==> inputs of 09-22 <==
==> flow/design.v <==
module alu (input signed [31:0] in1, input signed [31:0] in2, input [3:0] opCode, input [4:0] shiftAmt, output signed [31:0] result);
	assign result = opCode == 0 ? in1 + in2 :
			opCode == 1 ? in1 - in2 :
			opCode == 2 ? in1 & in2 :
			opCode == 3 ? in1 | in2 :
			opCode == 4 ? in1 << shiftAmt :
			opCode == 5 ? in1 >> shiftAmt :
			opCode == 6 ? in1 >>> shiftAmt :
			opCode == 7 ? in1 > in2 ? 1 : 0 :
			opCode == 8 ? in1 < in2 ? 1 : 0 : 0;
endmodule
module mux (input selCh, input [31:0] inCh0, input [31:0] inCh1, output [31:0] selData);
	assign selData = selCh == 0 ? inCh0 :
			  selCh == 1 ? inCh1 : 0;
endmodule
module registerFile (input wrEnable, input [4:0] wrReg, input [31:0] wrData, input [4:0] rdReg1, output [31:0] rdData1, input [4:0] rdReg2, output [31:0] rdData2, input clk);
	reg [31:0] regFile [31:0];
	assign rdData1 = regFile[rdReg1];
	assign rdData2 = regFile[rdReg2];
	always @(posedge clk) begin if (wrEnable) begin regFile[wrReg] <= wrData; end end
endmodule
module project (input wrEnable, input [4:0] wrReg, input [4:0] rdReg1, input [4:0] rdReg2, input clk, input [3:0] opCode, input [4:0] shiftAmt, output signed [31:0] result, input selCh, input [31:0] selData);
	wire [31:0] selected;
	wire signed [31:0] rdData1;
	wire signed [31:0] rdData2;
	registerFile regFile1 (wrEnable, wrReg, selected, rdReg1, rdData1, rdReg2, rdData2, clk);
	alu alu1 (rdData1, rdData2, opCode, shiftAmt, result);
	mux m1 (selCh, selData, result, selected);
endmodule
==> flow/run.sh <==
#!/bin/bash
# the make line also repeats each setting of config.mk as NAME=value (left out here)
make -C /OpenROAD-flow-scripts/flow DESIGN_CONFIG=/design/flow/config.mk WORK_HOME=/design/flow/orfs CLKGATE_MAP_FILE= finish
==> flow/config.mk <==
export PLATFORM = sky130hd
export DESIGN_NAME = project
export DESIGN_NICKNAME = project
export VERILOG_FILES = /design/flow/design.v
export SDC_FILE = /design/flow/constraint.sdc
export NUM_CORES = 4
export LEC_CHECK = 0
export CAP_MARGIN = 20
export CELL_PAD_IN_SITES_DETAIL_PLACEMENT = 0
export CELL_PAD_IN_SITES_GLOBAL_PLACEMENT = 1
export CORE_ASPECT_RATIO = 1.12
export CORE_MARGIN = 2
export CORE_UTILIZATION = 58
export CTS_CLUSTER_SIZE = 35
export HOLD_SLACK_MARGIN = 0.28
export MAX_ROUTING_LAYER = met5
export MIN_ROUTING_LAYER = met1
export PLACE_DENSITY = 0.65
export SETUP_SLACK_MARGIN = 1.5
export SLEW_MARGIN = 35
export TNS_END_PERCENT = 35
==> flow/constraint.sdc <==
create_clock -name core_clock -period 5.62 [get_ports {clk}]
set_input_delay 1.1240 -clock core_clock [delete_from_list [all_inputs] [get_ports {clk}]]
set_output_delay 1.1240 -clock core_clock [all_outputs]
set_load 0.01 [all_outputs]
==> inputs of 02-02, as changes to 09-22 <==
==> flow/config.mk (replaced) <==
export PLATFORM = sky130hd
export DESIGN_NAME = project
export DESIGN_NICKNAME = project
export VERILOG_FILES = /design/flow/design.v
export SDC_FILE = /design/flow/constraint.sdc
export NUM_CORES = 4
export LEC_CHECK = 0
export CAP_MARGIN = 20
export CORE_MARGIN = 2
export CORE_UTILIZATION = 61
export CTS_CLUSTER_SIZE = 57
export MAX_ROUTING_LAYER = met4
export PLACE_DENSITY_LB_ADDON = 0.01
export SETUP_SLACK_MARGIN = 1.62
export SLEW_MARGIN = 20
export TNS_END_PERCENT = 5
==> flow/constraint.sdc (replaced) <==
create_clock -name core_clock -period 5.49 [get_ports {clk}]
set_input_delay 1.0980 -clock core_clock [delete_from_list [all_inputs] [get_ports {clk}]]
set_output_delay 1.0980 -clock core_clock [all_outputs]
set_load 0.01 [all_outputs]
==> inputs of 04-07, as changes to 09-22 <==
==> flow/config.mk (replaced) <==
export PLATFORM = sky130hd
export DESIGN_NAME = project
export DESIGN_NICKNAME = project
export VERILOG_FILES = /design/flow/design.v
export SDC_FILE = /design/flow/constraint.sdc
export NUM_CORES = 4
export LEC_CHECK = 0
export CAP_MARGIN = 20
export CORE_MARGIN = 2
export CORE_UTILIZATION = 56
export CTS_CLUSTER_SIZE = 57
export PLACE_DENSITY_LB_ADDON = 0.01
export SETUP_SLACK_MARGIN = 1.62
export SLEW_MARGIN = 20
==> flow/constraint.sdc (replaced) <==
create_clock -name core_clock -period 5.49 [get_ports {clk}]
set_input_delay 1.0980 -clock core_clock [delete_from_list [all_inputs] [get_ports {clk}]]
set_output_delay 1.0980 -clock core_clock [all_outputs]
set_load 0.01 [all_outputs]
==> results <==
In sequential cell count, 04-07 and 09-22 do not differ.
Cell count: 09-22 is larger than 04-07 (about 1.1%).
Between 09-22 and 04-07, the lower setup slack is in 09-22 (gap 0.097 ns).
09-22 reached the layout checks and failed them: negative setup slack. 04-07 completed and failed the layout checks on negative setup slack. 02-02 died in 5_1_grt.
Clock-buffer cell count: 09-22 is lower than 04-07 (11).
In 04-07 the non-clock buffer count is lower than in 09-22, by 88.
Core utilization: 04-07 is lower than 09-22 (2.8 points).
Of 04-07 and 09-22, 09-22 has the higher critical path depth (gap 2).
In 09-22 the clock skew is lower than in 04-07, by 0.0011 ns.
Against 04-07, the sequential power of 09-22 is lower by about 2.2%.
==> figures <==
| metric | 09-22 | 04-07 | 02-02 |
|---|---|---|---|
| Clock buffers created by TritonCTS | 95 | 104 | 101 |
| Per-cell routed wire length | 44.4 um | 37.7 um | - |
| Outcome | finished with violations | finished with violations | stopped before the end |
| Stage where the flow stopped | - | - | 5_1_grt |
| Layout check failures | negative setup slack | negative setup slack | - |
| Core area | 96900 um2 | 100000 um2 | 91800 um2 |
| Largest power group | registers | registers | - |
| Final hold violation count | 0 | 0 | - |
| Maximum net fanout on the critical path | 32 | 6 | - |
| Max-Slew Margin vs Limit | 0.202 | 0.266 | - |
| Final-layout non-clock buffer area share | 0.185 | 0.181 | - |
| PnR Total Power | 21500 uW | 22200 uW | - |
| DRC Markers | 0 | 0 | - |
| Worst setup endpoint | result[27] | result[23] | - |
| #MultiIn Comb | 2350 | 2353 | - |
| Total number of nets in the final design | 5232 | 5156 | - |
| Routed met2 length | 120000 um | 106000 um | - |
| Number of cells in the finished layout apart from fillers | 6455 | 6387 | - |
| Min-Delay Path Class | input pin to register | input pin to register | - |
| Routability congestion estimate from global placement | 1.06 | 1.07 | 1.16 |
| Register fraction of the total cell area | 0.402 | 0.403 | - |
Power is estimated from default activity; no workload was simulated.
